$ cat design.v
`timescale 1ns / 1ps
module main(
    input clk,rst,start,
    input [3:0]ip,
    output reg [59:0]ans,
    output reg finish
    );
    parameter [6:0]addr_max=100;
    reg [59:0]max,adder;
    reg [3:0]bram[addr_max-1:0];
    reg [6:0]addr,index,index_max;
    reg [3:0]state;
    always @(posedge clk)
    begin
        if(rst)
        begin
            addr<=0;ans<=0;max<=0;
            index<=0;index_max<=addr_max-12;
            state<=0;
            finish<=1;
        end
        else 
        begin
            case(state)
            0:
            begin
                addr<=0;ans<=adder;max<=0;
                index<=0;index_max<=addr_max-12;
                if(start)
                begin
                    finish<=0;
                    state<=1;
                end
                else finish<=1;
            end
            1:
            begin
                if(addr>=addr_max)
                begin
                    state<=2;
                    addr<=0;
                end
                else 
                begin
                    bram[addr]<=ip;
                    addr<=addr+1;
                end
            end
            2:
            begin
                if(addr<=index_max) 
                begin
                    if(bram[addr]>max[3:0])
                    begin
                        index<=addr;    
                        max[3:0]<=bram[addr];
                    end
                    addr<=addr+1;
                end
                else
                begin
                    addr<=index+1;
                    if(index_max>=99)state<=0;
                    else 
                    begin
                        index_max<=index_max+1;       
                        max<=max<<4;
                    end
                end
            end
            endcase        
        end   
    end
    reg [15:0]c;
    wire [15:0]cin={c[15:1],1'b0};
    genvar i;
    generate 
        for(i=1;i<16;i=i+1)
        begin:bcd_adder
            always @(*)
            begin
                if(rst) 
                begin
                    adder[4*i-1:4*(i-1)]=0;
                    c[i]=0;
                end
                else if(cin[i-1]+max[4*i-1:4*(i-1)]+ans[4*i-1:4*(i-1)]>9)
                begin
                    adder[4*i-1:4*(i-1)]=cin[i-1]+ans[4*i-1:4*(i-1)]+max[4*i-1:4*(i-1)]-10;
                    c[i]=1;
                end
                else
                begin
                    adder[4*i-1:4*(i-1)]=cin[i-1]+ans[4*i-1:4*(i-1)]+max[4*i-1:4*(i-1)];
                    c[i]=0;
                end
            end
        end
    endgenerate
endmodule
$ cat run.sh
#!/bin/bash
# the make line also repeats each setting of config.mk as NAME=value (left out here)
make -C /OpenROAD-flow-scripts/flow DESIGN_CONFIG=/design/flow/config.mk WORK_HOME=/design/flow/orfs CLKGATE_MAP_FILE= finish
$ cat config.mk
export PLATFORM = sky130hd
export DESIGN_NAME = main
export DESIGN_NICKNAME = main
export VERILOG_FILES = /design/flow/design.v
export SDC_FILE = /design/flow/constraint.sdc
export NUM_CORES = 4
export LEC_CHECK = 0
export ABC_AREA = 1
export CAP_MARGIN = 5
export CORE_MARGIN = 2
export CORE_UTILIZATION = 70
export CTS_CLUSTER_DIAMETER = 103
export CTS_CLUSTER_SIZE = 22
export PLACE_DENSITY = 0.6
export SETUP_SLACK_MARGIN = -1.27
export SLEW_MARGIN = 20
$ cat constraint.sdc
create_clock -name core_clock -period 13.6 [get_ports {clk}]
set_input_delay 2.7200 -clock core_clock [delete_from_list [all_inputs] [get_ports {clk}]]
set_output_delay 2.7200 -clock core_clock [all_outputs]
set_load 0.01 [all_outputs]
==> reports/qor.json, run 1 <==
{
  "run_status": {
    "run_status": "finished with violations",
    "violatedChecks": "setup timing"
  },
  "synth": {
    "syn_nets": 2908,
    "top_logic_kind": "simple AND/OR/NAND/NOR gates",
    "area_leaders": "sky130_fd_sc_hd__edfxtp_1 45%, sky130_fd_sc_hd__dfxtp_1 11%, sky130_fd_sc_hd__nand2_1 9.8%",
    "simple_gate_area_share_of_the_yosys_netlist": 0.204,
    "fraction_of_registers_with_async_set_or_reset_after_synthesis": 0,
    "synthAdderAreaFrac": 0.0827,
    "netlist.area_leader.share": 0.450,
    "cell_count_after_synthesis": 2751,
    "aoi_share": 0.0656,
    "ys_types": 43,
    "synthXorXnorAreaFrac": 0.0213,
    "ys_sh_mux": 0,
    "synthesized_cell_area_um2": 26700,
    "synth_warnings": 1,
    "ys_seq_elements": 552,
    "dominantRegCellSynth": "sky130_fd_sc_hd__edfxtp_1",
    "yosys_cells": 2751,
    "post_synth.cell_area_avg_um2": 9.71,
    "synth.top_cells.by_count": "700 x sky130_fd_sc_hd__nand2_1, 400 x sky130_fd_sc_hd__edfxtp_1, 345 x sky130_fd_sc_hd__nand3_1",
    "yosysChipArea_um2": 26700,
    "enable_flop_cells": 400,
    "yosysSeqAreaShare": 0.564,
    "post-synth-top-area-cell": "sky130_fd_sc_hd__edfxtp_1",
    "netlist.top_cell.by_instances": "sky130_fd_sc_hd__nand2_1"
  },
  "critical_path": {
    "startpoint": "rst",
    "critPathRequiredTime_ps": 14140,
    "startpoint_type": "input port",
    "worst-path-max-fanout": 3,
    "cp_num_buf_inv": 16,
    "cp_endpoint_kind": "flip-flop",
    "r2r_start": "ans[0]",
    "rrSetupSlack_ps": -4070,
    "timing.critical_path.slowest_stage_cell": "sky130_fd_sc_hd__fa_2",
    "critical_path.max_stage_delay_ps": 530,
    "critical_path.most_common_cell": "sky130_fd_sc_hd__fa_2",
    "critical_path_arrival_ps": 19060,
    "timing.setup.critical_path_class": "in2reg",
    "worstReg2RegEnd": "ans[59]",
    "critical_path.top_delay_family": "adder cells",
    "crit_end": "ans[59]",
    "worstSetupPathDepth": 97,
    "reg2regPathDepth": 100
  },
  "drt": {
    "diodes": 0,
    "drt_first_pass_iters": 7,
    "total_length_of_routed_wires_um": 61500,
    "vias": 19700,
    "drc_errors": 0,
    "drt-wirelength-per-cell_um": 18.3,
    "detail-route-antenna-nets": 0,
    "drt_iter0_markers": 1663,
    "avgViaCountPerCell": 5.86
  },
  "timing": {
    "rsz0062_at_grt": "true",
    "final.setup_skew_ps": 39.6,
    "hold_slack_ps": 473,
    "final_period_minus_worst_setup_slack_ps": 18530,
    "worst_pin_slew_ps": 1080,
    "drv_slew": 0,
    "slew-limit-headroom": 0.278,
    "setup_violations": 19,
    "max_clock_freq_mhz": 54.0,
    "tns_ps": -50160,
    "setup_slack_ps": -4930,
    "period_used_share": 1.36,
    "hold_viol_final": 0
  },
  "cts": {
    "clock_tree_from_tritoncts": "done",
    "cts.sink_count": 552,
    "cts_max_level": 1,
    "cts_buffers": 29,
    "clock_latency_late_sink_ps": 600,
    "clock_tree.buffer_depth": 3,
    "cell_at_the_root_of_the_clock_tree": "sky130_fd_sc_hd__clkbuf_16",
    "clkTransAtPathRegs_ps": 90
  },
  "final_layout": {
    "nets": 2992,
    "layout.filler_cells": 2508,
    "areaGrowthSynthToFinish_pct": 9.75,
    "postLayoutCellArea_um2": 29300,
    "layoutNonFillerInstCount": 3366
  },
  "floorplan": {
    "core_area_um2": 37600,
    "initial_utilization": 0.711,
    "ioPinCount": 68,
    "dieArea_um2": 39700,
    "die-height_um": 199,
    "chipWidth_um": 199,
    "site_rows": 71
  },
  "global_route": {
    "globalRoute.totalOverflow": 0,
    "grt_pass1_wl_um": 96500,
    "grt_pass1_vias": 19200,
    "global_route.usage.total": 0.309,
    "grt_antenna_before_repair": 0,
    "grt_max_degree": 117
  },
  "power": {
    "power.combinational.fraction": 0.099,
    "seq_power_w": 0.00183,
    "powerComb_w": 0.000302,
    "clock_net_power_w": 0.000920,
    "power_frac_clock": 0.301,
    "p_leak_nw": 11.3,
    "internal_power_w": 0.00231,
    "p_switching_w": 0.000745,
    "power_top_consumer": "registers",
    "power_per_cell_area_nw_per_um2": 104,
    "switching_share": 0.244,
    "ir_worst_vdd_uv": 94.7,
    "p_seq_frac": 0.600
  },
  "place": {
    "place.detailed.hpwl_um": 38600,
    "dpl.cell_count": 3293,
    "io_buffers": 67,
    "dpl-instance-area_um2": 28000,
    "gp_congestion": 0.880
  },
  "min_path": {
    "hold_depth": 2,
    "worst_hold_path_type": "reg2reg",
    "hold_path_end": "finish",
    "hold_path_startpoint": "finish"
  },
  "job": {
    "stage_log_warnings": 72,
    "timing.max_cap.violations": 0
  }
}
## stage by stage
stage | setup slack [ps] | power (W) | util
after floorplan | -5150 | 0.00207 | -
after global placement | -4990 | 0.00216 | 0.746
after detailed placement | -5420 | 0.00217 | 0.746
after CTS | -4640 | 0.00306 | 0.772
after global routing | -5730 | 0.00316 | 0.780
final | -4930 | 0.00305 | 0.780
## area by class of cell
class,instances,area [um^2],area share
sequential,552,15100,0.514
multi-input combinational,1829,10300,0.352
timing repair buffer,183,1540,0.0526
inverter,240,916,0.0313
clock buffer,50,805,0.0275
tap,511,639,0.0218
clock inverter,1,20.0,0.000683
## repair_timing
item                       in CTS  in global routing
pin swaps                      22                 39
setup buffers                  13                 10
gates resized                  14                 58
setup endpoints to repair      15                 16
hold buffers                    0                  0
## layer usage
| layer | vias up | GRT usage | share of wire |
|---|---|---|---|
| met5 | - | 0 | 0 |
| met4 | 0 | 0.122 | 0.039 |
| met3 | 168 | 0.0444 | 0.079 |
| met2 | 854 | 0.531 | 0.49 |
| met1 | 9363 | 0.399 | 0.40 |
| li1 | 9349 | - | - |
==> inputs of run 2 (changes only) <==
Settings changed: CAP_MARGIN 5 to 20, CORE_UTILIZATION 70 to 68, CTS_CLUSTER_DIAMETER 103 to not set, CTS_CLUSTER_SIZE 22 to not set, PLACE_DENSITY 0.6 to not set, SETUP_SLACK_MARGIN -1.27 to not set.
Clock period 13.6 ns to 17.3 ns, I/O delays scaled along.
==> reports/qor.json, run 2 <==
{
  "critical_path": {
    "critical_path.most_common_cell": "sky130_fd_sc_hd__fa_2",
    "crit_end": "ans[59]",
    "cp_endpoint_kind": "flip-flop",
    "startpoint_type": "input port",
    "reg2regPathDepth": 103,
    "worstSetupPathDepth": 98,
    "critical_path_arrival_ps": 20000,
    "timing.setup.critical_path_class": "in2reg",
    "timing.critical_path.slowest_stage_cell": "sky130_fd_sc_hd__fa_2",
    "r2r_start": "max[2]",
    "worst-path-max-fanout": 6,
    "startpoint": "rst",
    "rrSetupSlack_ps": -710,
    "cp_num_buf_inv": 17,
    "critical_path.top_delay_family": "adder cells",
    "critPathRequiredTime_ps": 17840,
    "worstReg2RegEnd": "ans[59]",
    "critical_path.max_stage_delay_ps": 460
  },
  "job": {
    "stage_log_warnings": 67,
    "timing.max_cap.violations": 0
  },
  "floorplan": {
    "dieArea_um2": 40900,
    "ioPinCount": 68,
    "die-height_um": 202,
    "core_area_um2": 38700,
    "initial_utilization": 0.689,
    "chipWidth_um": 202,
    "site_rows": 72
  },
  "drt": {
    "total_length_of_routed_wires_um": 64100,
    "diodes": 0,
    "drt-wirelength-per-cell_um": 19.0,
    "drt_iter0_markers": 1941,
    "detail-route-antenna-nets": 0,
    "drc_errors": 0,
    "avgViaCountPerCell": 5.87,
    "vias": 19800,
    "drt_first_pass_iters": 7
  },
  "timing": {
    "slew-limit-headroom": 0.298,
    "period_used_share": 1.12,
    "final_period_minus_worst_setup_slack_ps": 19450,
    "final.setup_skew_ps": 20.0,
    "hold_slack_ps": 468,
    "worst_pin_slew_ps": 1050,
    "hold_viol_final": 0,
    "rsz0062_at_grt": "true",
    "setup_violations": 11,
    "max_clock_freq_mhz": 51.4,
    "setup_slack_ps": -2150,
    "drv_slew": 0
  },
  "synth": {
    "enable_flop_cells": 400,
    "fraction_of_registers_with_async_set_or_reset_after_synthesis": 0,
    "yosysChipArea_um2": 26700,
    "synth.top_cells.by_count": "700 x sky130_fd_sc_hd__nand2_1, 400 x sky130_fd_sc_hd__edfxtp_1, 345 x sky130_fd_sc_hd__nand3_1",
    "syn_nets": 2908,
    "aoi_share": 0.0656,
    "cell_count_after_synthesis": 2751,
    "post-synth-top-area-cell": "sky130_fd_sc_hd__edfxtp_1",
    "dominantRegCellSynth": "sky130_fd_sc_hd__edfxtp_1",
    "post_synth.cell_area_avg_um2": 9.71,
    "netlist.area_leader.share": 0.450,
    "area_leaders": "sky130_fd_sc_hd__edfxtp_1 45%, sky130_fd_sc_hd__dfxtp_1 11%, sky130_fd_sc_hd__nand2_1 9.8%",
    "simple_gate_area_share_of_the_yosys_netlist": 0.204,
    "yosys_cells": 2751,
    "synthXorXnorAreaFrac": 0.0213,
    "synth_warnings": 1,
    "synthAdderAreaFrac": 0.0827,
    "yosysSeqAreaShare": 0.564,
    "ys_types": 43,
    "synthesized_cell_area_um2": 26700,
    "ys_sh_mux": 0,
    "netlist.top_cell.by_instances": "sky130_fd_sc_hd__nand2_1",
    "ys_seq_elements": 552,
    "top_logic_kind": "simple AND/OR/NAND/NOR gates"
  },
  "cts": {
    "clkTransAtPathRegs_ps": 60,
    "cell_at_the_root_of_the_clock_tree": "sky130_fd_sc_hd__clkbuf_16",
    "cts_max_level": 2,
    "clock_latency_late_sink_ps": 620,
    "cts.sink_count": 552,
    "clock_tree.buffer_depth": 3,
    "cts_buffers": 55,
    "hold_buffers": 0,
    "clock_tree_from_tritoncts": "done"
  },
  "power": {
    "powerComb_w": 0.000238,
    "switching_share": 0.244,
    "clock_net_power_w": 0.00120,
    "power_top_consumer": "registers",
    "p_seq_frac": 0.500,
    "seq_power_w": 0.00144,
    "power.combinational.fraction": 0.083,
    "power_frac_clock": 0.417,
    "internal_power_w": 0.00218,
    "p_switching_w": 0.000704,
    "ir_worst_vdd_uv": 81.3,
    "p_leak_nw": 11.6,
    "power_per_cell_area_nw_per_um2": 95.8
  },
  "global_route": {
    "grt_pass1_wl_um": 102000,
    "globalRouteMet1Util": 0.406,
    "grt.met2_usage": 0.539,
    "grt_max_degree": 102,
    "globalRoute.totalOverflow": 0,
    "grt_antenna_before_repair": 0,
    "grtUsageMet3": 0.0497,
    "global_route.usage.total": 0.316,
    "grt_most_used_layer": "met2",
    "grt_pass1_vias": 19800
  },
  "place": {
    "io_buffers": 67,
    "place_worst_setup_slack_ps": -2570,
    "gp_congestion": 0.882,
    "place.detailed.hpwl_um": 38800
  },
  "min_path": {
    "hold_path_startpoint": "finish",
    "worst_hold_path_type": "reg2reg",
    "hold_path_end": "finish",
    "hold_depth": 2
  },
  "run_status": {
    "run_status": "finished with violations",
    "violatedChecks": "setup timing"
  },
  "final_layout": {
    "nets": 2977,
    "areaGrowthSynthToFinish_pct": 12.6
  }
}
## run 2: layout make-up
| class | count | area, um^2 |
|---|---|---|
| clock buffer | 60 | 1420 |
| clock inverter | 41 | 413 |
| fill | 2576 | 8670 |
| inverter | 240 | 923 |
| multi-input combinational | 1829 | 10400 |
| sequential | 552 | 15100 |
| tap | 518 | 648 |
| timing repair buffer | 142 | 1250 |
## run 2: per-stage QoR
stage	area (um^2)	util	cells	power, W	setup TNS [ps]
finish	30100	0.776	3382	0.00288	-13750
global route	30100	0.776	3382	0.00297	-22000
CTS	29700	0.767	3365	0.00289	-9960
detailed placement	27600	0.714	3246	0.00170	-15820
global placement	27600	0.714	3246	0.00169	-10840
floorplan	26800	-	2751	0.00163	-11420
## run 2: what timing repair did
item                       4_1_cts  5_1_grt
buffers inserted                18       15
setup endpoints to repair        9       11
pin swaps                       19       31
gates resized                   31       41
## run 2: layer usage
| metal | wire length, um | vias to the layer above |
|---|---|---|
| met5 | 0 | - |
| met4 | 2320 | 0 |
| met3 | 5010 | 162 |
| met2 | 31300 | 852 |
| met1 | 25500 | 9479 |
| li1 | - | 9349 |
==> inputs of run 3 (changes only) <==
Settings changed: CORE_UTILIZATION 68 to 72, CTS_CLUSTER_DIAMETER set to 395.
Clock period 17.3 ns to 13.5 ns, I/O delays scaled along.
==> reports/qor.json, run 3 <==
{
  "run_status": {
    "run_status": "finished with violations",
    "violatedChecks": "setup timing"
  },
  "timing": {
    "worst_pin_slew_ps": 1130,
    "slew-limit-headroom": 0.250,
    "final.setup_skew_ps": 26.0,
    "setup_slack_ps": -5330,
    "rsz0062_at_grt": "true",
    "drv_slew": 0,
    "final_period_minus_worst_setup_slack_ps": 18830,
    "hold_slack_ps": 460,
    "setup_violations": 19,
    "tns_ps": -57150,
    "max_clock_freq_mhz": 53.1,
    "period_used_share": 1.39,
    "hold_viol_final": 0
  },
  "job": {
    "timing.max_cap.violations": 0,
    "stage_log_warnings": 76
  },
  "global_route": {
    "grt_pass1_wl_um": 104000,
    "grt_max_degree": 110,
    "global_route.usage.total": 0.343,
    "grt_antenna_before_repair": 0,
    "grt_pass1_vias": 20400,
    "globalRoute.totalOverflow": 0
  },
  "synth": {
    "post_synth.cell_area_avg_um2": 9.71,
    "yosysSeqAreaShare": 0.564,
    "syn_nets": 2908,
    "dominantRegCellSynth": "sky130_fd_sc_hd__edfxtp_1",
    "netlist.top_cell.by_instances": "sky130_fd_sc_hd__nand2_1",
    "synthXorXnorAreaFrac": 0.0213,
    "aoi_share": 0.0656,
    "yosysChipArea_um2": 26700,
    "simple_gate_area_share_of_the_yosys_netlist": 0.204,
    "fraction_of_registers_with_async_set_or_reset_after_synthesis": 0,
    "synthAdderAreaFrac": 0.0827,
    "cell_count_after_synthesis": 2751,
    "synthesized_cell_area_um2": 26700,
    "yosys_cells": 2751,
    "top_logic_kind": "simple AND/OR/NAND/NOR gates",
    "synth_warnings": 1,
    "ys_types": 43,
    "enable_flop_cells": 400,
    "post-synth-top-area-cell": "sky130_fd_sc_hd__edfxtp_1",
    "netlist.area_leader.share": 0.450,
    "synth.top_cells.by_count": "700 x sky130_fd_sc_hd__nand2_1, 400 x sky130_fd_sc_hd__edfxtp_1, 345 x sky130_fd_sc_hd__nand3_1",
    "area_leaders": "sky130_fd_sc_hd__edfxtp_1 45%, sky130_fd_sc_hd__dfxtp_1 11%, sky130_fd_sc_hd__nand2_1 9.8%",
    "ys_seq_elements": 552,
    "ys_sh_mux": 0
  },
  "critical_path": {
    "cp_num_buf_inv": 16,
    "critical_path.max_stage_delay_ps": 550,
    "worst-path-max-fanout": 3,
    "crit_end": "ans[59]",
    "critical_path.top_delay_family": "adder cells",
    "rrSetupSlack_ps": -4570,
    "startpoint": "rst",
    "cp_endpoint_kind": "flip-flop",
    "startpoint_type": "input port",
    "critical_path.most_common_cell": "sky130_fd_sc_hd__fa_2",
    "timing.setup.critical_path_class": "in2reg",
    "r2r_start": "max[1]",
    "reg2regPathDepth": 102,
    "critical_path_arrival_ps": 19360,
    "critPathRequiredTime_ps": 14040,
    "worstSetupPathDepth": 97,
    "timing.critical_path.slowest_stage_cell": "sky130_fd_sc_hd__fa_2",
    "worstReg2RegEnd": "ans[59]"
  },
  "place": {
    "dpl-instance-area_um2": 28000,
    "io_buffers": 67,
    "place.detailed.hpwl_um": 39100,
    "gp_congestion": 0.899
  },
  "power": {
    "clock_net_power_w": 0.00157,
    "p_switching_w": 0.000883,
    "p_seq_frac": 0.494,
    "switching_share": 0.237,
    "total_power_w": 0.00373,
    "seq_power_w": 0.00184,
    "power_top_consumer": "registers",
    "ir_worst_vdd_uv": 109,
    "power_frac_clock": 0.422,
    "internal_power_w": 0.00285,
    "power.combinational.fraction": 0.084,
    "power_per_cell_area_nw_per_um2": 123,
    "p_leak_nw": 11.9,
    "powerComb_w": 0.000312
  },
  "floorplan": {
    "ioPinCount": 68,
    "site_rows": 70,
    "dieArea_um2": 38600,
    "initial_utilization": 0.731,
    "die-height_um": 197,
    "core_area_um2": 36500,
    "chipWidth_um": 197
  },
  "cts": {
    "cts_max_level": 2,
    "cts_buffers": 54,
    "hold_buffers": 0,
    "clock_latency_late_sink_ps": 610,
    "cts.sink_count": 552,
    "clkTransAtPathRegs_ps": 60,
    "clock_tree_from_tritoncts": "done",
    "cell_at_the_root_of_the_clock_tree": "sky130_fd_sc_hd__clkbuf_16",
    "clock_tree.buffer_depth": 3
  },
  "final_layout": {
    "final_util": 0.831,
    "postLayoutCellArea_um2": 30400,
    "nets": 3024,
    "areaGrowthSynthToFinish_pct": 13.7
  },
  "drt": {
    "diodes": 0,
    "drt-wirelength-per-cell_um": 19.4,
    "total_length_of_routed_wires_um": 65700,
    "detail-route-antenna-nets": 0,
    "drc_errors": 0,
    "vias": 20300,
    "drt_first_pass_iters": 6,
    "avgViaCountPerCell": 6.01,
    "drt_iter0_markers": 2172
  },
  "min_path": {
    "worst_hold_path_type": "reg2reg",
    "hold_depth": 2,
    "hold_path_end": "finish",
    "hold_path_startpoint": "finish"
  }
}
==> run 3: what timing repair did <==
item / CTS / global route
pin swaps: 16 / 22
endpoints found under the setup margin: 19 / 23
gates resized: 23 / 57
setup buffers: 40 / 16
==> run 3: metrics by stage <==
stage	worst slack [ps]	cells
after global routing	-6030	3378
after global placement	-5090	3251
after floorplan	-5230	2751
after CTS	-4840	3390
after detailed placement	-5720	3251
final	-5330	3378
==> run 3: area by class of cell <==
type                    instances  area [um^2]
clock buffers                  69         1480
clock inverters                30          379
fillers                      2108         6170
inverters                     240          916
multi-input cells            1829        10300
flip-flops and latches        552        15100
well taps                     468          586
repair buffers                190         1600
==> run 3: routing by layer <==
layer / wire, um / global-route usage / vias to the layer above
met1: 25300 / 0.434 / 9607
li1: - / - / 9440
met4: 2460 / 0.154 / 0
met5: 0 / 0 / -
met3: 6030 / 0.0710 / 210
met2: 31900 / 0.576 / 1053
==> inputs of run 4 (changes only) <==
Settings changed: CAP_MARGIN 20 to 15, CORE_UTILIZATION 72 to 70, CTS_CLUSTER_DIAMETER 395 to not set, CTS_CLUSTER_SIZE set to 17, SETUP_SLACK_MARGIN set to 3.58.
==> reports/qor.json, run 4 <==
{
  "synth": {
    "simple_gate_area_share_of_the_yosys_netlist": 0.204,
    "post_synth.cell_area_avg_um2": 9.71,
    "yosys_cells": 2751,
    "yosysSeqAreaShare": 0.564,
    "synthXorXnorAreaFrac": 0.0213,
    "yosysChipArea_um2": 26700,
    "fraction_of_registers_with_async_set_or_reset_after_synthesis": 0,
    "synth_warnings": 1,
    "top_logic_kind": "simple AND/OR/NAND/NOR gates",
    "synthesized_cell_area_um2": 26700,
    "aoi_share": 0.0656,
    "area_leaders": "sky130_fd_sc_hd__edfxtp_1 45%, sky130_fd_sc_hd__dfxtp_1 11%, sky130_fd_sc_hd__nand2_1 9.8%",
    "ys_types": 43,
    "netlist.top_cell.by_instances": "sky130_fd_sc_hd__nand2_1",
    "synthAdderAreaFrac": 0.0827,
    "post-synth-top-area-cell": "sky130_fd_sc_hd__edfxtp_1",
    "syn_nets": 2908,
    "synth.top_cells.by_count": "700 x sky130_fd_sc_hd__nand2_1, 400 x sky130_fd_sc_hd__edfxtp_1, 345 x sky130_fd_sc_hd__nand3_1",
    "ys_seq_elements": 552,
    "ys_sh_mux": 0,
    "enable_flop_cells": 400,
    "netlist.area_leader.share": 0.450,
    "cell_count_after_synthesis": 2751,
    "dominantRegCellSynth": "sky130_fd_sc_hd__edfxtp_1"
  },
  "power": {
    "power.combinational.fraction": 0.088,
    "seq_power_w": 0.00184,
    "clock_net_power_w": 0.00142,
    "ir_worst_vdd_uv": 89.7,
    "power_frac_clock": 0.397,
    "p_seq_frac": 0.515,
    "powerComb_w": 0.000313,
    "power_top_consumer": "registers",
    "p_switching_w": 0.000860,
    "power_per_cell_area_nw_per_um2": 118,
    "internal_power_w": 0.00272,
    "p_leak_nw": 11.8,
    "switching_share": 0.240
  },
  "timing": {
    "slew-limit-headroom": 0.291,
    "drv_slew": 0,
    "hold_viol_final": 0,
    "max_clock_freq_mhz": 53.4,
    "setup_violations": 19,
    "period_used_share": 1.39,
    "final_period_minus_worst_setup_slack_ps": 18710,
    "tns_ps": -56100,
    "setup_slack_ps": -5210,
    "final.setup_skew_ps": 22.2,
    "rsz0062_at_grt": "true",
    "worst_pin_slew_ps": 1060,
    "hold_slack_ps": 462
  },
  "run_status": {
    "violatedChecks": "setup timing",
    "run_status": "finished with violations"
  },
  "global_route": {
    "grt_pass1_vias": 19900,
    "global_route.usage.total": 0.326,
    "grt_max_degree": 124,
    "globalRoute.totalOverflow": 0,
    "grt_pass1_wl_um": 100000,
    "grt_antenna_before_repair": 0
  },
  "job": {
    "timing.max_cap.violations": 0,
    "stage_log_warnings": 68
  },
  "place": {
    "io_buffers": 67,
    "gp_congestion": 0.879,
    "place_worst_setup_slack_ps": -5440,
    "dpl-instance-area_um2": 28100,
    "place.detailed.hpwl_um": 39200,
    "dpl.cell_count": 3295
  },
  "cts": {
    "hold_buffers": 0,
    "cell_at_the_root_of_the_clock_tree": "sky130_fd_sc_hd__clkbuf_16",
    "clkTransAtPathRegs_ps": 60,
    "clock_latency_late_sink_ps": 620,
    "cts_buffers": 54,
    "clock_tree_from_tritoncts": "done",
    "cts_max_level": 2,
    "cts.sink_count": 552,
    "clock_tree.buffer_depth": 3
  },
  "critical_path": {
    "reg2regPathDepth": 105,
    "startpoint_type": "input port",
    "cp_endpoint_kind": "flip-flop",
    "critical_path.most_common_cell": "sky130_fd_sc_hd__fa_2",
    "cp_num_buf_inv": 17,
    "crit_end": "ans[59]",
    "critPathRequiredTime_ps": 14030,
    "worstReg2RegEnd": "ans[59]",
    "critical_path_arrival_ps": 19240,
    "critical_path.top_delay_family": "adder cells",
    "timing.setup.critical_path_class": "in2reg",
    "worstSetupPathDepth": 100,
    "critical_path.max_stage_delay_ps": 530,
    "timing.critical_path.slowest_stage_cell": "sky130_fd_sc_hd__fa_2",
    "rrSetupSlack_ps": -4460,
    "r2r_start": "max[1]",
    "worst-path-max-fanout": 3,
    "startpoint": "rst"
  },
  "final_layout": {
    "areaGrowthSynthToFinish_pct": 13.6,
    "layoutNonFillerInstCount": 3422,
    "layout.filler_cells": 2350,
    "postLayoutCellArea_um2": 30300,
    "nets": 3024
  },
  "floorplan": {
    "site_rows": 71,
    "core_area_um2": 37600,
    "chipWidth_um": 199,
    "initial_utilization": 0.711,
    "ioPinCount": 68,
    "dieArea_um2": 39700,
    "die-height_um": 199
  },
  "drt": {
    "vias": 20000,
    "detail-route-antenna-nets": 0,
    "drc_errors": 0,
    "drt-wirelength-per-cell_um": 18.7,
    "drt_iter0_markers": 1988,
    "avgViaCountPerCell": 5.85,
    "diodes": 0,
    "drt_first_pass_iters": 6,
    "total_length_of_routed_wires_um": 64200
  },
  "min_path": {
    "hold_path_startpoint": "finish",
    "worst_hold_path_type": "reg2reg",
    "hold_path_end": "finish",
    "hold_depth": 2
  }
}
run 4: cell type report:
cell class | count | area (um^2) | share of cell area
Multi-Input combinational cell | 1829 | 10400 | 0.344
Timing Repair Buffer | 190 | 1620 | 0.0536
Inverter | 240 | 917 | 0.0302
Clock buffer | 77 | 1470 | 0.0486
Sequential cell | 552 | 15100 | 0.497
Tap cell | 511 | 639 | 0.0211
Clock inverter | 23 | 183 | 0.00602
run 4: stage by stage:
stage	total power, W	utilization
6_report	0.00357	0.807
2_1_floorplan	0.00209	-
3_5_place_dp	0.00218	0.747
5_1_grt	0.00368	0.807
3_3_place_gp	0.00217	0.747
4_1_cts	0.00358	0.795
run 4: per-layer routing:
metal  vias up  GRT usage  part of all wire
met4         0      0.142             0.039
met1      9509      0.424              0.40
met3       178     0.0451             0.075
met2       901      0.551              0.48
li1       9438          -                 -
met5         -          0                 0
run 4: repair_timing:
item,in CTS,in global routing
endpoints found under the setup margin,31,35
setup buffers,13,14
gates resized,25,95
pin swaps,16,31
==> inputs of run 5 (changes only) <==
Settings changed: CAP_MARGIN 15 to 20, CTS_CLUSTER_DIAMETER set to 361, CTS_CLUSTER_SIZE 17 to 22, PLACE_DENSITY set to 0.35, SETUP_SLACK_MARGIN 3.58 to 3.53.
Clock period 13.5 ns to 13.6 ns, I/O delays scaled along.
==> reports/qor.json, run 5 <==
{
  "cts": {
    "cell_at_the_root_of_the_clock_tree": "sky130_fd_sc_hd__clkbuf_16",
    "cts_buffers": 29,
    "clock_latency_late_sink_ps": 590,
    "cts_max_level": 1,
    "cts.sink_count": 552,
    "hold_buffers": 0,
    "clock_tree_from_tritoncts": "done",
    "clock_tree.buffer_depth": 3,
    "clkTransAtPathRegs_ps": 100
  },
  "critical_path": {
    "reg2regPathDepth": 103,
    "worstReg2RegEnd": "ans[57]",
    "timing.setup.critical_path_class": "in2reg",
    "cp_endpoint_kind": "flip-flop",
    "crit_end": "ans[57]",
    "cp_num_buf_inv": 16,
    "critical_path.most_common_cell": "sky130_fd_sc_hd__fa_2",
    "rrSetupSlack_ps": -4150,
    "critical_path.top_delay_family": "adder cells",
    "worstSetupPathDepth": 98,
    "timing.critical_path.slowest_stage_cell": "sky130_fd_sc_hd__fa_2",
    "startpoint": "rst",
    "critical_path.max_stage_delay_ps": 460,
    "critical_path_arrival_ps": 19100,
    "worst-path-max-fanout": 6,
    "r2r_start": "ans[1]",
    "startpoint_type": "input port",
    "critPathRequiredTime_ps": 14130
  },
  "global_route": {
    "grt_max_degree": 135,
    "grt_pass1_vias": 19400,
    "grt_pass1_wl_um": 98800,
    "globalRoute.totalOverflow": 0,
    "grt_antenna_before_repair": 0,
    "global_route.usage.total": 0.318
  },
  "floorplan": {
    "site_rows": 71,
    "chipWidth_um": 199,
    "ioPinCount": 68,
    "dieArea_um2": 39700,
    "core_area_um2": 37600,
    "initial_utilization": 0.711,
    "die-height_um": 199
  },
  "drt": {
    "drt_first_pass_iters": 6,
    "total_length_of_routed_wires_um": 62800,
    "diodes": 0,
    "drt_iter0_markers": 1890,
    "drt-wirelength-per-cell_um": 18.7,
    "drc_errors": 0,
    "vias": 19800,
    "detail-route-antenna-nets": 0,
    "avgViaCountPerCell": 5.87
  },
  "synth": {
    "syn_nets": 2908,
    "post-synth-top-area-cell": "sky130_fd_sc_hd__edfxtp_1",
    "top_logic_kind": "simple AND/OR/NAND/NOR gates",
    "synth_warnings": 1,
    "netlist.top_cell.by_instances": "sky130_fd_sc_hd__nand2_1",
    "synthesized_cell_area_um2": 26700,
    "post_synth.cell_area_avg_um2": 9.71,
    "aoi_share": 0.0656,
    "synthXorXnorAreaFrac": 0.0213,
    "enable_flop_cells": 400,
    "synthAdderAreaFrac": 0.0827,
    "yosysSeqAreaShare": 0.564,
    "yosys_cells": 2751,
    "ys_types": 43,
    "ys_sh_mux": 0,
    "synth.top_cells.by_count": "700 x sky130_fd_sc_hd__nand2_1, 400 x sky130_fd_sc_hd__edfxtp_1, 345 x sky130_fd_sc_hd__nand3_1",
    "dominantRegCellSynth": "sky130_fd_sc_hd__edfxtp_1",
    "fraction_of_registers_with_async_set_or_reset_after_synthesis": 0,
    "simple_gate_area_share_of_the_yosys_netlist": 0.204,
    "cell_count_after_synthesis": 2751,
    "netlist.area_leader.share": 0.450,
    "yosysChipArea_um2": 26700,
    "ys_seq_elements": 552,
    "area_leaders": "sky130_fd_sc_hd__edfxtp_1 45%, sky130_fd_sc_hd__dfxtp_1 11%, sky130_fd_sc_hd__nand2_1 9.8%"
  },
  "power": {
    "seq_power_w": 0.00182,
    "ir_worst_vdd_uv": 113,
    "power_per_cell_area_nw_per_um2": 105,
    "power.combinational.fraction": 0.102,
    "power_top_consumer": "registers",
    "p_seq_frac": 0.594,
    "powerComb_w": 0.000312,
    "power_frac_clock": 0.304,
    "clock_net_power_w": 0.000932,
    "p_leak_nw": 11.3,
    "internal_power_w": 0.00231,
    "p_switching_w": 0.000759,
    "switching_share": 0.247
  },
  "place": {
    "place.detailed.hpwl_um": 39600,
    "dpl.cell_count": 3293,
    "place_worst_setup_slack_ps": -5570,
    "io_buffers": 67,
    "gp_congestion": 0.914
  },
  "job": {
    "timing.max_cap.violations": 0,
    "stage_log_warnings": 70
  },
  "final_layout": {
    "nets": 2989,
    "layoutNonFillerInstCount": 3364,
    "final_util": 0.778,
    "areaGrowthSynthToFinish_pct": 9.55
  },
  "timing": {
    "drv_slew": 0,
    "final_period_minus_worst_setup_slack_ps": 18570,
    "slew-limit-headroom": 0.214,
    "rsz0062_at_grt": "true",
    "setup_slack_ps": -4970,
    "period_used_share": 1.37,
    "max_clock_freq_mhz": 53.8,
    "hold_viol_final": 0,
    "setup_violations": 19,
    "final.setup_skew_ps": 32.6,
    "worst_pin_slew_ps": 1180
  },
  "min_path": {
    "hold_depth": 2,
    "hold_path_startpoint": "finish",
    "worst_hold_path_type": "reg2reg",
    "hold_path_end": "finish"
  },
  "run_status": {
    "violatedChecks": "setup timing",
    "run_status": "finished with violations"
  }
}
run 5: what timing repair did:
action	in CTS	in global routing
gates resized	14	54
hold endpoints to repair	0	0
setup endpoints to repair	31	35
buffers inserted	9	10
pin swaps	13	24
run 5: routing by layer:
metal  track usage  wire length (um)
met1         0.423             25400
met2         0.539             30400
met3        0.0456              4970
met4         0.110              1970
met5             0                 0
run 5: area by class of cell:
| class | count | area, um^2 |
|---|---|---|
| clock inverters | 2 | 28.8 |
| fillers | 2532 | 8330 |
| flip-flops and latches | 552 | 15100 |
| repair buffers | 180 | 1510 |
| well taps | 511 | 639 |
| multi-input cells | 1829 | 10300 |
| inverters | 240 | 913 |
| clock buffers | 50 | 805 |
run 5: stage by stage:
stage                     total power [W]  TNS, ps  area [um^2]  hold WS (ps)
after floorplan                   0.00207   -54690        26800           453
after global routing              0.00316   -64750        29300           499
final                             0.00307   -50660        29300           470
after CTS                         0.00306   -47540        29000           473
after detailed placement          0.00217   -62480        28000           457
after global placement            0.00216   -52070        28000           437
==> inputs of run 6 (changes only) <==
Settings changed: ABC_AREA 1 to not set, CORE_UTILIZATION 70 to 66, CTS_CLUSTER_DIAMETER 361 to not set, CTS_CLUSTER_SIZE 22 to not set, PLACE_DENSITY 0.35 to not set, SETUP_SLACK_MARGIN 3.53 to 3.29.
Clock period 13.6 ns to 13.0 ns, I/O delays scaled along.
==> reports/qor.json, run 6 <==
{
  "run_status": {
    "run_status": "finished with violations",
    "violatedChecks": "setup timing"
  },
  "power": {
    "p_seq_frac": 0.497,
    "power_top_consumer": "registers",
    "p_switching_w": 0.000850,
    "p_leak_nw": 10.9,
    "power_frac_clock": 0.434,
    "power_per_cell_area_nw_per_um2": 123,
    "clock_net_power_w": 0.00168,
    "ir_worst_vdd_uv": 196,
    "internal_power_w": 0.00301,
    "powerComb_w": 0.000268,
    "switching_share": 0.220,
    "seq_power_w": 0.00192,
    "power.combinational.fraction": 0.069
  },
  "critical_path": {
    "startpoint": "rst",
    "worstReg2RegEnd": "ans[58]",
    "critical_path.top_delay_family": "adder cells",
    "cp_num_buf_inv": 16,
    "worstSetupPathDepth": 102,
    "worst-path-max-fanout": 3,
    "r2r_start": "max[0]",
    "critical_path_arrival_ps": 20860,
    "rrSetupSlack_ps": -6890,
    "crit_end": "ans[58]",
    "cp_endpoint_kind": "flip-flop",
    "timing.critical_path.slowest_stage_cell": "sky130_fd_sc_hd__fa_2",
    "timing.setup.critical_path_class": "in2reg",
    "critical_path.most_common_cell": "sky130_fd_sc_hd__fa_2",
    "critical_path.max_stage_delay_ps": 390,
    "critPathRequiredTime_ps": 13440,
    "reg2regPathDepth": 105,
    "startpoint_type": "input port"
  },
  "floorplan": {
    "ioPinCount": 68,
    "core_area_um2": 38700,
    "site_rows": 72,
    "initial_utilization": 0.670,
    "chipWidth_um": 202,
    "dieArea_um2": 40900,
    "die-height_um": 202
  },
  "cts": {
    "clock_latency_late_sink_ps": 620,
    "cts_buffers": 55,
    "clock_tree_from_tritoncts": "done",
    "cts.sink_count": 552,
    "clock_tree.buffer_depth": 3,
    "hold_buffers": 0,
    "cts_max_level": 2,
    "clkTransAtPathRegs_ps": 60,
    "cell_at_the_root_of_the_clock_tree": "sky130_fd_sc_hd__clkbuf_16"
  },
  "drt": {
    "drt_first_pass_iters": 6,
    "drt_iter0_markers": 1681,
    "diodes": 0,
    "drt-wirelength-per-cell_um": 22.0,
    "met1Wirelength_um": 24700,
    "avgViaCountPerCell": 6.12,
    "vias": 17300,
    "detail-route-antenna-nets": 0,
    "wl_met3_um": 4110,
    "dr_wl_met2_um": 31000,
    "top_signal_layer_used": "met4",
    "drc_errors": 0,
    "total_length_of_routed_wires_um": 62300
  },
  "synth": {
    "synth_warnings": 1,
    "synth.top_cells.by_count": "400 x sky130_fd_sc_hd__edfxtp_1, 209 x sky130_fd_sc_hd__nor2_1, 162 x sky130_fd_sc_hd__inv_1",
    "yosysSeqAreaShare": 0.580,
    "yosysChipArea_um2": 26000,
    "aoi_share": 0.0745,
    "cell_count_after_synthesis": 2007,
    "ys_sh_mux": 0.103,
    "fraction_of_registers_with_async_set_or_reset_after_synthesis": 0,
    "yosys_cells": 2007,
    "post-synth-top-area-cell": "sky130_fd_sc_hd__edfxtp_1",
    "post_synth.cell_area_avg_um2": 12.9,
    "top_logic_kind": "multiplexers",
    "simple_gate_area_share_of_the_yosys_netlist": 0.0965,
    "area_leaders": "sky130_fd_sc_hd__edfxtp_1 46%, sky130_fd_sc_hd__dfxtp_1 12%, sky130_fd_sc_hd__mux4_2 8.5%",
    "ys_types": 63,
    "netlist.top_cell.by_instances": "sky130_fd_sc_hd__edfxtp_1",
    "enable_flop_cells": 400,
    "syn_nets": 2164,
    "ys_seq_elements": 552,
    "synthXorXnorAreaFrac": 0.0196,
    "dominantRegCellSynth": "sky130_fd_sc_hd__edfxtp_1",
    "synthesized_cell_area_um2": 26000,
    "netlist.area_leader.share": 0.463,
    "synthAdderAreaFrac": 0.0850
  },
  "final_layout": {
    "postLayoutCellArea_um2": 31300,
    "nets": 2420,
    "layout.filler_cells": 2163,
    "areaGrowthSynthToFinish_pct": 20.8
  },
  "timing": {
    "final.setup_skew_ps": 15.7,
    "setup_slack_ps": -7420,
    "tns_ps": -104470,
    "drv_slew": 0,
    "max_clock_freq_mhz": 49.0,
    "hold_viol_final": 0,
    "final_period_minus_worst_setup_slack_ps": 20420,
    "period_used_share": 1.57,
    "rsz0062_at_grt": "true",
    "slew-limit-headroom": 0.214,
    "setup_violations": 26,
    "worst_pin_slew_ps": 1180
  },
  "place": {
    "dpl-instance-area_um2": 28100,
    "io_buffers": 67,
    "gp_congestion": 0.870,
    "place.detailed.hpwl_um": 37300
  },
  "global_route": {
    "global_route.usage.total": 0.303,
    "grt_max_degree": 101,
    "grt_antenna_before_repair": 0,
    "globalRoute.totalOverflow": 0,
    "grt_pass1_vias": 17400,
    "grt_pass1_wl_um": 96400
  },
  "job": {
    "stage_log_warnings": 72,
    "timing.max_cap.violations": 0
  },
  "min_path": {
    "worst_hold_path_type": "reg2reg",
    "hold_path_startpoint": "max[56]",
    "hold_depth": 2,
    "hold_path_end": "max[56]"
  }
}
run 6: layer usage:
metal,up-vias,GRT usage
li1,7817,-
met1,8542,0.415
met2,769,0.502
met3,168,0.0389
met4,0,0.120
met5,-,0
run 6: layout make-up:
class / instances / area, um^2 / area share
Timing Repair Buffer: 296 / 2530 / 0.0807
Clock inverter: 34 / 462 / 0.0147
Tap cell: 518 / 648 / 0.0207
Clock buffer: 68 / 1450 / 0.0461
Inverter: 164 / 628 / 0.0200
Sequential cell: 552 / 15100 / 0.481
Multi-Input combinational cell: 1194 / 10600 / 0.337
run 6: metrics by stage:
| step | util | worst slack, ps | power (W) | std cells | hold WS [ps] |
|---|---|---|---|---|---|
| after floorplan | - | -8150 | 0.00211 | 2007 | 437 |
| after global placement | 0.725 | -7470 | 0.00219 | 2627 | 460 |
| after detailed placement | 0.725 | -8120 | 0.00220 | 2627 | 461 |
| after CTS | 0.796 | -6890 | 0.00386 | 2791 | 469 |
| after global routing | 0.809 | -8350 | 0.00396 | 2826 | 504 |
| final | 0.809 | -7420 | 0.00386 | 2826 | 468 |
run 6: repair_timing:
item | CTS | global route
endpoints found under the setup margin | 35 | 35
buffers inserted | 62 | 35
pin swaps | 18 | 16
gates resized | 82 | 54
==> inputs of run 7 (changes only) <==
Settings changed: CELL_PAD_IN_SITES_DETAIL_PLACEMENT set to 1, CORE_MARGIN 2 to 7, CORE_UTILIZATION 66 to 18, CTS_CLUSTER_SIZE set to 80, MIN_ROUTING_LAYER set to met2, SETUP_SLACK_MARGIN 3.29 to not set, SLEW_MARGIN 20 to 30.
Clock period 13.0 ns to 35.4 ns, I/O delays scaled along.
==> reports/qor.json, run 7 <==
{
  "run_status": {
    "run_status": "finished clean"
  },
  "power": {
    "internal_power_w": 0.00109,
    "power_frac_clock": 0.442,
    "clock_net_power_w": 0.000629,
    "power_top_consumer": "registers",
    "power_per_cell_area_nw_per_um2": 46.5,
    "ir_worst_vdd_uv": 39.1,
    "power.combinational.fraction": 0.062,
    "p_seq_frac": 0.496,
    "seq_power_w": 0.000706,
    "powerComb_w": 0.0000884,
    "p_switching_w": 0.000334,
    "switching_share": 0.235,
    "p_leak_nw": 9.63,
    "total_power_w": 0.00142
  },
  "min_path": {
    "worst_hold_path_type": "reg2reg",
    "hold_path_end": "max[32]",
    "hold_depth": 2,
    "hold_path_startpoint": "max[28]"
  },
  "global_route": {
    "grt_pass1_wl_um": 106000,
    "grt_pass1_vias": 25700,
    "globalRoute.totalOverflow": 0,
    "global_route.usage.total": 0.128,
    "grt_antenna_before_repair": 0,
    "grt_max_degree": 101
  },
  "final_layout": {
    "layout.filler_cells": 16100,
    "areaGrowthSynthToFinish_pct": 18.0,
    "nets": 2208
  },
  "floorplan": {
    "chipWidth_um": 394,
    "initial_utilization": 0.181,
    "dieArea_um2": 155000,
    "site_rows": 139,
    "core_area_um2": 143000,
    "ioPinCount": 68,
    "die-height_um": 394
  },
  "critical_path": {
    "timing.setup.critical_path_class": "in2reg",
    "worstReg2RegEnd": "ans[58]",
    "rrSetupSlack_ps": 8100,
    "critical_path.most_common_cell": "sky130_fd_sc_hd__fa_1",
    "cp_num_buf_inv": 17,
    "worst-path-max-fanout": 75,
    "worstSetupPathDepth": 103,
    "critical_path.max_stage_delay_ps": 710,
    "timing.critical_path.slowest_stage_cell": "sky130_fd_sc_hd__buf_4",
    "cp_endpoint_kind": "flip-flop",
    "critical_path_arrival_ps": 33620,
    "reg2regPathDepth": 105,
    "startpoint": "rst",
    "critical_path.top_delay_family": "adder cells",
    "crit_end": "ans[58]",
    "critPathRequiredTime_ps": 35920,
    "startpoint_type": "input port",
    "r2r_start": "ans[0]"
  },
  "synth": {
    "fraction_of_registers_with_async_set_or_reset_after_synthesis": 0,
    "netlist.area_leader.share": 0.463,
    "yosysSeqAreaShare": 0.580,
    "ys_types": 63,
    "cell_count_after_synthesis": 2007,
    "yosys_cells": 2007,
    "aoi_share": 0.0745,
    "ys_sh_mux": 0.103,
    "synth_warnings": 1,
    "enable_flop_cells": 400,
    "synthAdderAreaFrac": 0.0850,
    "dominantRegCellSynth": "sky130_fd_sc_hd__edfxtp_1",
    "syn_nets": 2164,
    "ys_seq_elements": 552,
    "synthXorXnorAreaFrac": 0.0196,
    "synth.top_cells.by_count": "400 x sky130_fd_sc_hd__edfxtp_1, 209 x sky130_fd_sc_hd__nor2_1, 162 x sky130_fd_sc_hd__inv_1",
    "netlist.top_cell.by_instances": "sky130_fd_sc_hd__edfxtp_1",
    "simple_gate_area_share_of_the_yosys_netlist": 0.0965,
    "post_synth.cell_area_avg_um2": 12.9,
    "yosysChipArea_um2": 26000,
    "area_leaders": "sky130_fd_sc_hd__edfxtp_1 46%, sky130_fd_sc_hd__dfxtp_1 12%, sky130_fd_sc_hd__mux4_2 8.5%",
    "synthesized_cell_area_um2": 26000,
    "top_logic_kind": "multiplexers",
    "post-synth-top-area-cell": "sky130_fd_sc_hd__edfxtp_1"
  },
  "timing": {
    "final_period_minus_worst_setup_slack_ps": 33100,
    "hold_slack_ps": 418,
    "worst_pin_slew_ps": 997,
    "hold_viol_final": 0,
    "max_clock_freq_mhz": 30.2,
    "final.setup_skew_ps": 77.3,
    "slew-limit-headroom": 0.335,
    "setup_violations": 0,
    "period_used_share": 0.935,
    "rsz0062_at_grt": "false",
    "drv_slew": 0,
    "tns_ps": 0,
    "setup_slack_ps": 2300
  },
  "place": {
    "io_buffers": 67,
    "gp_congestion": 0.807,
    "place_worst_setup_slack_ps": 2360,
    "place.detailed.hpwl_um": 44800
  },
  "cts": {
    "cts_resized": 0,
    "hold_buffers": 0,
    "cts.sink_count": 552,
    "cts_max_level": 2,
    "clkTransAtPathRegs_ps": 60,
    "cts_setup_buffers": 0,
    "clock_tree_from_tritoncts": "done",
    "clock_tree.buffer_depth": 3,
    "clock_latency_late_sink_ps": 670,
    "cts_buffers": 58,
    "cell_at_the_root_of_the_clock_tree": "sky130_fd_sc_hd__clkbuf_16"
  },
  "drt": {
    "detail-route-antenna-nets": 0,
    "drt_iter0_markers": 3354,
    "total_length_of_routed_wires_um": 69100,
    "drt-wirelength-per-cell_um": 17.2,
    "drt_first_pass_iters": 6,
    "avgViaCountPerCell": 5.44,
    "vias": 21800,
    "drc_errors": 0
  },
  "job": {
    "timing.max_cap.violations": 0,
    "stage_log_warnings": 71
  }
}
## run 7: layout make-up
class / count / area [um^2] / share of cell area
diodes: 5 / 12.5 / 0.000408
clock buffers: 81 / 1620 / 0.0528
clock inverters: 25 / 328 / 0.0107
inverters: 164 / 616 / 0.0201
multi-input cells: 1194 / 9840 / 0.321
flip-flops and latches: 552 / 15100 / 0.492
well taps: 1903 / 2380 / 0.0777
repair buffers: 81 / 779 / 0.0254
## run 7: metal layers
layer | track usage | vias to the layer above | part of all wire
met4 | 0.0194 | 19 | 0.055
met5 | 0.0385 | - | 0.0070
met1 | - | 7605 | 0
met2 | 0.156 | 6271 | 0.52
li1 | - | 7358 | -
met3 | 0.173 | 520 | 0.42
## run 7: per-stage QoR
stage | instances | util | cell area, um^2
floorplan | 2007 | - | 26000
global placement | 3894 | 0.200 | 28600
detailed placement | 3894 | 0.200 | 28600
CTS | 4000 | 0.213 | 30600
global route | 4000 | 0.214 | 30600
finish | 4005 | 0.214 | 30600
==> inputs of run 8 (changes only) <==
Settings changed: CELL_PAD_IN_SITES_DETAIL_PLACEMENT 1 to not set, CORE_MARGIN 7 to 2, CORE_UTILIZATION 18 to 53, CTS_CLUSTER_SIZE 80 to not set, MIN_ROUTING_LAYER met2 to not set, SLEW_MARGIN 30 to 20.
Clock period 35.4 ns to 23.6 ns, I/O delays scaled along.
==> reports/qor.json, run 8 <==
{
  "run_status": {
    "run_status": "finished clean"
  },
  "place": {
    "place.detailed.hpwl_um": 36300,
    "io_buffers": 67,
    "dpl-instance-area_um2": 27400,
    "gp_congestion": 0.835
  },
  "synth": {
    "synthesized_cell_area_um2": 26000,
    "yosys_cells": 2007,
    "area_leaders": "sky130_fd_sc_hd__edfxtp_1 46%, sky130_fd_sc_hd__dfxtp_1 12%, sky130_fd_sc_hd__mux4_2 8.5%",
    "synth.top_cells.by_count": "400 x sky130_fd_sc_hd__edfxtp_1, 209 x sky130_fd_sc_hd__nor2_1, 162 x sky130_fd_sc_hd__inv_1",
    "syn_nets": 2164,
    "dominantRegCellSynth": "sky130_fd_sc_hd__edfxtp_1",
    "simple_gate_area_share_of_the_yosys_netlist": 0.0965,
    "ys_seq_elements": 552,
    "netlist.area_leader.share": 0.463,
    "yosysSeqAreaShare": 0.580,
    "yosysChipArea_um2": 26000,
    "synthAdderAreaFrac": 0.0850,
    "enable_flop_cells": 400,
    "synth_warnings": 1,
    "cell_count_after_synthesis": 2007,
    "ys_types": 63,
    "top_logic_kind": "multiplexers",
    "post_synth.cell_area_avg_um2": 12.9,
    "fraction_of_registers_with_async_set_or_reset_after_synthesis": 0,
    "ys_sh_mux": 0.103,
    "netlist.top_cell.by_instances": "sky130_fd_sc_hd__edfxtp_1",
    "post-synth-top-area-cell": "sky130_fd_sc_hd__edfxtp_1",
    "synthXorXnorAreaFrac": 0.0196,
    "aoi_share": 0.0745
  },
  "cts": {
    "clock_tree.buffer_depth": 3,
    "clkTransAtPathRegs_ps": 60,
    "cts_buffers": 57,
    "clock_latency_late_sink_ps": 630,
    "cts.sink_count": 552,
    "cell_at_the_root_of_the_clock_tree": "sky130_fd_sc_hd__clkbuf_16",
    "cts_max_level": 2,
    "clock_tree_from_tritoncts": "done"
  },
  "final_layout": {
    "layout.filler_cells": 3879,
    "areaGrowthSynthToFinish_pct": 13.3,
    "nets": 2220,
    "postLayoutCellArea_um2": 29400,
    "final_util": 0.604
  },
  "drt": {
    "vias": 15700,
    "wl_met3_um": 2930,
    "drt-wirelength-per-cell_um": 20.7,
    "detail-route-antenna-nets": 0,
    "dr_wl_met2_um": 27400,
    "total_length_of_routed_wires_um": 56500,
    "drt_first_pass_iters": 5,
    "drt_iter0_markers": 1176,
    "avgViaCountPerCell": 5.75,
    "top_signal_layer_used": "met4",
    "met1Wirelength_um": 25000,
    "drc_errors": 0,
    "diodes": 0
  },
  "critical_path": {
    "cp_num_buf_inv": 16,
    "startpoint_type": "input port",
    "critical_path.most_common_cell": "sky130_fd_sc_hd__fa_2",
    "critical_path.max_stage_delay_ps": 450,
    "crit_end": "ans[58]",
    "timing.critical_path.slowest_stage_cell": "sky130_fd_sc_hd__fa_2",
    "timing.setup.critical_path_class": "in2reg",
    "worstReg2RegEnd": "ans[58]",
    "critPathRequiredTime_ps": 24050,
    "worst-path-max-fanout": 5,
    "worstSetupPathDepth": 101,
    "r2r_start": "max[1]",
    "critical_path_arrival_ps": 22880,
    "critical_path.top_delay_family": "adder cells",
    "rrSetupSlack_ps": 3510,
    "cp_endpoint_kind": "flip-flop",
    "reg2regPathDepth": 105,
    "startpoint": "rst"
  },
  "min_path": {
    "hold_depth": 2,
    "hold_path_end": "max[52]",
    "hold_path_startpoint": "max[48]",
    "worst_hold_path_type": "reg2reg"
  },
  "floorplan": {
    "core_area_um2": 48600,
    "initial_utilization": 0.534,
    "chipWidth_um": 225,
    "ioPinCount": 68,
    "dieArea_um2": 50800,
    "site_rows": 81,
    "die-height_um": 225
  },
  "timing": {
    "setup_violations": 0,
    "slew-limit-headroom": 0.272,
    "hold_viol_final": 0,
    "period_used_share": 0.950,
    "final.setup_skew_ps": 31.3,
    "max_clock_freq_mhz": 44.6,
    "worst_pin_slew_ps": 1090,
    "drv_slew": 0,
    "final_period_minus_worst_setup_slack_ps": 22430
  },
  "power": {
    "p_switching_w": 0.000464,
    "switching_share": 0.222,
    "ir_worst_vdd_uv": 56.6,
    "powerComb_w": 0.000124,
    "total_power_w": 0.00209,
    "power_per_cell_area_nw_per_um2": 71.1,
    "p_seq_frac": 0.507,
    "power_frac_clock": 0.434,
    "power_top_consumer": "registers",
    "internal_power_w": 0.00163,
    "power.combinational.fraction": 0.059,
    "p_leak_nw": 9.68,
    "seq_power_w": 0.00106,
    "clock_net_power_w": 0.000907
  },
  "job": {
    "timing.max_cap.violations": 0,
    "stage_log_warnings": 69
  },
  "global_route": {
    "grt_pass1_wl_um": 88800,
    "global_route.usage.total": 0.227,
    "grt_pass1_vias": 15900,
    "globalRoute.totalOverflow": 0,
    "grt_antenna_before_repair": 0,
    "grt_max_degree": 144
  }
}
==> run 8: stage by stage <==
stage / hold slack [ps] / setup TNS [ps] / worst slack [ps] / std cells
2_1_floorplan: 437 / 0 / 36.4 / 2007
3_3_place_gp: 455 / 0 / 376 / 2623
3_5_place_dp: 467 / -649 / -234 / 2623
4_1_cts: 473 / 0 / 342 / 2730
5_1_grt: 486 / -119 / -57.2 / 2733
6_report: 473 / 0 / 1170 / 2733
==> run 8: cell type report <==
cell class	count	area [um^2]	area share
sequential	552	15100	0.512
multi-input combinational	1194	10200	0.346
clock buffer	71	1520	0.0517
timing repair buffer	94	863	0.0294
tap	622	778	0.0265
inverter	164	616	0.0209
clock inverter	36	389	0.0132
==> run 8: repair_timing <==
item | 4_1_cts | 5_1_grt
setup endpoints to repair | 0 | 4
hold buffers | 0 | 0
resized | 0 | 21
buffers inserted | 0 | 3
==> run 8: layer usage <==
| layer | track usage | vias up |
|---|---|---|
| li1 | - | 7434 |
| met1 | 0.313 | 7810 |
| met2 | 0.376 | 404 |
| met3 | 0.0359 | 78 |
| met4 | 0.0605 | 0 |
| met5 | 0 | - |
==> inputs of run 9 (changes only) <==
Settings changed: ABC_AREA set to 1, CAP_MARGIN 20 to 35, CORE_ASPECT_RATIO set to 1.31, CORE_UTILIZATION 53 to 67, CTS_CLUSTER_SIZE set to 42, GPL_ROUTABILITY_DRIVEN set to 0, GPL_TIMING_DRIVEN set to 1, SLEW_MARGIN 20 to 5, TNS_END_PERCENT set to 65.
Clock period 23.6 ns to 14.1 ns, I/O delays scaled along.
==> reports/qor.json, run 9 <==
{
  "job": {
    "stage_log_warnings": 66,
    "timing.max_cap.violations": 0
  },
  "synth": {
    "enable_flop_cells": 400,
    "netlist.area_leader.share": 0.450,
    "syn_nets": 2908,
    "post_synth.cell_area_avg_um2": 9.71,
    "ys_sh_mux": 0,
    "synthesized_cell_area_um2": 26700,
    "yosysSeqAreaShare": 0.564,
    "synthAdderAreaFrac": 0.0827,
    "area_leaders": "sky130_fd_sc_hd__edfxtp_1 45%, sky130_fd_sc_hd__dfxtp_1 11%, sky130_fd_sc_hd__nand2_1 9.8%",
    "yosysChipArea_um2": 26700,
    "cell_count_after_synthesis": 2751,
    "post-synth-top-area-cell": "sky130_fd_sc_hd__edfxtp_1",
    "ys_seq_elements": 552,
    "synthXorXnorAreaFrac": 0.0213,
    "synth_warnings": 1,
    "synth.top_cells.by_count": "700 x sky130_fd_sc_hd__nand2_1, 400 x sky130_fd_sc_hd__edfxtp_1, 345 x sky130_fd_sc_hd__nand3_1",
    "simple_gate_area_share_of_the_yosys_netlist": 0.204,
    "aoi_share": 0.0656,
    "netlist.top_cell.by_instances": "sky130_fd_sc_hd__nand2_1",
    "fraction_of_registers_with_async_set_or_reset_after_synthesis": 0,
    "ys_types": 43,
    "top_logic_kind": "simple AND/OR/NAND/NOR gates",
    "yosys_cells": 2751,
    "dominantRegCellSynth": "sky130_fd_sc_hd__edfxtp_1"
  },
  "min_path": {
    "hold_path_end": "index[6]",
    "hold_depth": 2,
    "worst_hold_path_type": "reg2reg",
    "hold_path_startpoint": "index[6]"
  },
  "critical_path": {
    "worst-path-max-fanout": 3,
    "rrSetupSlack_ps": -3830,
    "timing.setup.critical_path_class": "in2reg",
    "cp_num_buf_inv": 16,
    "startpoint_type": "input port",
    "worstReg2RegEnd": "ans[59]",
    "crit_end": "ans[59]",
    "critical_path.top_delay_family": "adder cells",
    "r2r_start": "ans[1]",
    "startpoint": "rst",
    "cp_endpoint_kind": "flip-flop",
    "reg2regPathDepth": 103,
    "worstSetupPathDepth": 98,
    "critical_path.most_common_cell": "sky130_fd_sc_hd__fa_2",
    "critPathRequiredTime_ps": 14620,
    "timing.critical_path.slowest_stage_cell": "sky130_fd_sc_hd__fa_2",
    "critical_path_arrival_ps": 19410,
    "critical_path.max_stage_delay_ps": 470
  },
  "drt": {
    "diodes": 0,
    "total_length_of_routed_wires_um": 64300,
    "drc_errors": 0,
    "avgViaCountPerCell": 5.85,
    "drt-wirelength-per-cell_um": 18.8,
    "detail-route-antenna-nets": 0,
    "vias": 20000,
    "drt_iter0_markers": 1483,
    "drt_first_pass_iters": 5
  },
  "power": {
    "power_per_cell_area_nw_per_um2": 114,
    "ir_worst_vdd_uv": 101,
    "clock_net_power_w": 0.00141,
    "p_switching_w": 0.000839,
    "total_power_w": 0.00348,
    "p_leak_nw": 11.9,
    "power_top_consumer": "registers",
    "p_seq_frac": 0.506,
    "seq_power_w": 0.00176,
    "internal_power_w": 0.00264,
    "power_frac_clock": 0.405,
    "power.combinational.fraction": 0.089,
    "powerComb_w": 0.000309,
    "switching_share": 0.241
  },
  "final_layout": {
    "areaGrowthSynthToFinish_pct": 13.9,
    "nets": 3028,
    "layoutNonFillerInstCount": 3424
  },
  "cts": {
    "clock_tree.buffer_depth": 3,
    "clkTransAtPathRegs_ps": 70,
    "cts.sink_count": 552,
    "clock_latency_late_sink_ps": 600,
    "cts_max_level": 2,
    "cts_buffers": 52,
    "clock_tree_from_tritoncts": "done",
    "cell_at_the_root_of_the_clock_tree": "sky130_fd_sc_hd__clkbuf_16"
  },
  "timing": {
    "final.setup_skew_ps": 20.9,
    "rsz0062_at_grt": "true",
    "slew-limit-headroom": 0.369,
    "max_clock_freq_mhz": 52.9,
    "hold_viol_final": 0,
    "worst_pin_slew_ps": 946,
    "setup_slack_ps": -4790,
    "drv_slew": 0,
    "final_period_minus_worst_setup_slack_ps": 18890,
    "period_used_share": 1.34,
    "setup_violations": 19,
    "tns_ps": -49740
  },
  "place": {
    "place.detailed.hpwl_um": 40300,
    "dpl.cell_count": 3290,
    "io_buffers": 67
  },
  "run_status": {
    "run_status": "finished with violations",
    "violatedChecks": "setup timing"
  },
  "global_route": {
    "grt_pass1_wl_um": 100000,
    "grt_antenna_before_repair": 0,
    "global_route.usage.total": 0.310,
    "globalRoute.totalOverflow": 0,
    "grt_pass1_vias": 20100,
    "grt_max_degree": 125
  },
  "floorplan": {
    "dieArea_um2": 41500,
    "core_area_um2": 39300,
    "site_rows": 83,
    "ioPinCount": 68,
    "initial_utilization": 0.680,
    "die-height_um": 232,
    "chipWidth_um": 178
  }
}
-- run 9: per-layer routing --
metal  vias to the layer above  GRT usage  wire, um
met1                      9589      0.367     24400
met4                         0      0.141      2650
li1                       9460          -         -
met2                       779      0.559     33200
met3                       189     0.0412      4100
met5                         -          0         0
-- run 9: area by class of cell --
cell class | count | area [um^2]
timing repair buffer | 196 | 1810
sequential | 552 | 15100
fill | 2621 | 8830
multi-input combinational | 1829 | 10300
clock buffer | 60 | 1350
clock inverter | 37 | 355
tap | 510 | 638
inverter | 240 | 913
-- run 9: per-stage QoR --
step           worst slack [ps]  hold WS [ps]  area (um^2)   util
3_3_place_gp              -4620           444        28000  0.712
3_5_place_dp              -5150           463        28200  0.718
4_1_cts                   -4370           477        30200  0.770
5_1_grt                   -5600           496        30400  0.775
2_1_floorplan             -4750           453        26800      -
6_report                  -4790           475        30400  0.775
-- run 9: what timing repair did --
item                                    in CTS  in global routing
pin swaps                                   18                 19
hold buffers                                 0                  0
endpoints found under the setup margin      19                 19
setup buffers                               29                 10
resized                                     38                 35
endpoints found under the hold margin        0                  0
==> inputs of run 10 (changes only) <==
Settings changed: CAP_MARGIN 35 to 20, CORE_ASPECT_RATIO 1.31 to not set, CORE_UTILIZATION 67 to 68, CTS_CLUSTER_SIZE 42 to not set, GPL_ROUTABILITY_DRIVEN 0 to not set, GPL_TIMING_DRIVEN 1 to not set, SLEW_MARGIN 5 to 20, TNS_END_PERCENT 65 to not set.
Clock period 14.1 ns to 20.4 ns, I/O delays scaled along.
==> reports/qor.json, run 10 <==
{
  "critical_path": {
    "worstSetupPathDepth": 98,
    "reg2regPathDepth": 101,
    "timing.critical_path.slowest_stage_cell": "sky130_fd_sc_hd__fa_2",
    "worst-path-max-fanout": 6,
    "crit_end": "ans[57]",
    "critical_path.top_delay_family": "adder cells",
    "timing.setup.critical_path_class": "in2reg",
    "critPathRequiredTime_ps": 20920,
    "rrSetupSlack_ps": 2350,
    "critical_path_arrival_ps": 20650,
    "critical_path.max_stage_delay_ps": 580,
    "cp_endpoint_kind": "flip-flop",
    "critical_path.most_common_cell": "sky130_fd_sc_hd__fa_2",
    "cp_num_buf_inv": 17,
    "r2r_start": "max[0]",
    "worstReg2RegEnd": "ans[57]"
  },
  "synth": {
    "post-synth-top-area-cell": "sky130_fd_sc_hd__edfxtp_1",
    "synthAdderAreaFrac": 0.0827,
    "yosys_cells": 2751,
    "cell_count_after_synthesis": 2751,
    "netlist.top_cell.by_instances": "sky130_fd_sc_hd__nand2_1",
    "yosysChipArea_um2": 26700,
    "yosysSeqAreaShare": 0.564,
    "aoi_share": 0.0656,
    "synthXorXnorAreaFrac": 0.0213,
    "top_logic_kind": "simple AND/OR/NAND/NOR gates",
    "ys_types": 43,
    "post_synth.cell_area_avg_um2": 9.71,
    "netlist.area_leader.share": 0.450,
    "fraction_of_registers_with_async_set_or_reset_after_synthesis": 0,
    "enable_flop_cells": 400,
    "area_leaders": "sky130_fd_sc_hd__edfxtp_1 45%, sky130_fd_sc_hd__dfxtp_1 11%, sky130_fd_sc_hd__nand2_1 9.8%",
    "ys_sh_mux": 0,
    "synth_warnings": 1,
    "dominantRegCellSynth": "sky130_fd_sc_hd__edfxtp_1",
    "syn_nets": 2908,
    "synth.top_cells.by_count": "700 x sky130_fd_sc_hd__nand2_1, 400 x sky130_fd_sc_hd__edfxtp_1, 345 x sky130_fd_sc_hd__nand3_1",
    "ys_seq_elements": 552
  },
  "power": {
    "seq_power_w": 0.00122,
    "power_frac_clock": 0.409,
    "p_switching_w": 0.000586,
    "power.combinational.fraction": 0.083,
    "ir_worst_vdd_uv": 62.6,
    "clock_net_power_w": 0.000980,
    "power_top_consumer": "registers",
    "power_per_cell_area_nw_per_um2": 81.0,
    "p_seq_frac": 0.508,
    "p_leak_nw": 11.4,
    "switching_share": 0.244
  },
  "floorplan": {
    "chipWidth_um": 202,
    "initial_utilization": 0.689,
    "site_rows": 72,
    "die-height_um": 202,
    "core_area_um2": 38700,
    "ioPinCount": 68,
    "dieArea_um2": 40900
  },
  "timing": {
    "worst_pin_slew_ps": 1070,
    "final.setup_skew_ps": 28.1,
    "hold_viol_final": 0,
    "slew-limit-headroom": 0.284,
    "rsz0062_at_grt": "true",
    "drv_slew": 0,
    "tns_ps": 0,
    "max_clock_freq_mhz": 49.7,
    "period_used_share": 0.987,
    "final_period_minus_worst_setup_slack_ps": 20130,
    "setup_violations": 0
  },
  "drt": {
    "vias": 19600,
    "diodes": 0,
    "detail-route-antenna-nets": 0,
    "drt-wirelength-per-cell_um": 18.8,
    "avgViaCountPerCell": 5.84,
    "drt_iter0_markers": 1890,
    "drt_first_pass_iters": 6
  },
  "min_path": {
    "hold_depth": 2,
    "hold_path_end": "finish",
    "hold_path_startpoint": "finish"
  },
  "final_layout": {
    "layout.filler_cells": 2679,
    "final_util": 0.765,
    "areaGrowthSynthToFinish_pct": 11.0,
    "nets": 2948,
    "postLayoutCellArea_um2": 29600,
    "sequential_cell_area_um2": 15100,
    "area.combinational_um2": 10300
  },
  "place": {
    "io_buffers": 67,
    "dpl-instance-area_um2": 27500,
    "gp_congestion": 0.877
  },
  "cts": {
    "clkTransAtPathRegs_ps": 60,
    "cts.sink_count": 552,
    "clock_latency_late_sink_ps": 610,
    "clock_tree_from_tritoncts": "done",
    "hold_buffers": 0,
    "cts_max_level": 2,
    "cell_at_the_root_of_the_clock_tree": "sky130_fd_sc_hd__clkbuf_16"
  },
  "run_status": {
    "run_status": "finished clean"
  },
  "global_route": {
    "grt_antenna_before_repair": 0,
    "grt_max_degree": 142,
    "grt_pass1_wl_um": 99600,
    "globalRoute.totalOverflow": 0,
    "grt_pass1_vias": 19100
  },
  "job": {
    "stage_log_warnings": 66,
    "timing.max_cap.violations": 0
  }
}
[run 10: per-layer routing]
layer	vias up	track usage	routed length, um
met4	0	0.0842	1440
met1	9432	0.409	25800
met5	-	0	0
met2	731	0.529	31100
met3	115	0.0542	4670
li1	9294	-	-
[run 10: cell type report]
type | instances | area share
Clock buffer | 62 | 0.0477
Clock inverter | 38 | 0.0107
Inverter | 240 | 0.0308
Multi-Input combinational cell | 1829 | 0.347
Sequential cell | 552 | 0.508
Tap cell | 518 | 0.0219
Timing Repair Buffer | 113 | 0.0340
[run 10: what timing repair did]
action | 4_1_cts | 5_1_grt
setup buffers | 0 | 14
gates resized | 0 | 63
endpoints found under the setup margin | 0 | 3
[run 10: metrics by stage]
step | total power (W) | cells | hold WS (ps) | setup WS, ps
after global routing | 0.00248 | 3352 | 493 | -602
after floorplan | 0.00138 | 2751 | 453 | 9.20
after global placement | 0.00144 | 3238 | 442 | 185
final | 0.00240 | 3352 | 461 | 273
after CTS | 0.00240 | 3338 | 463 | 393
after detailed placement | 0.00144 | 3238 | 447 | -197
Power figures rest on the tool's default switching activity, not on a simulated workload.
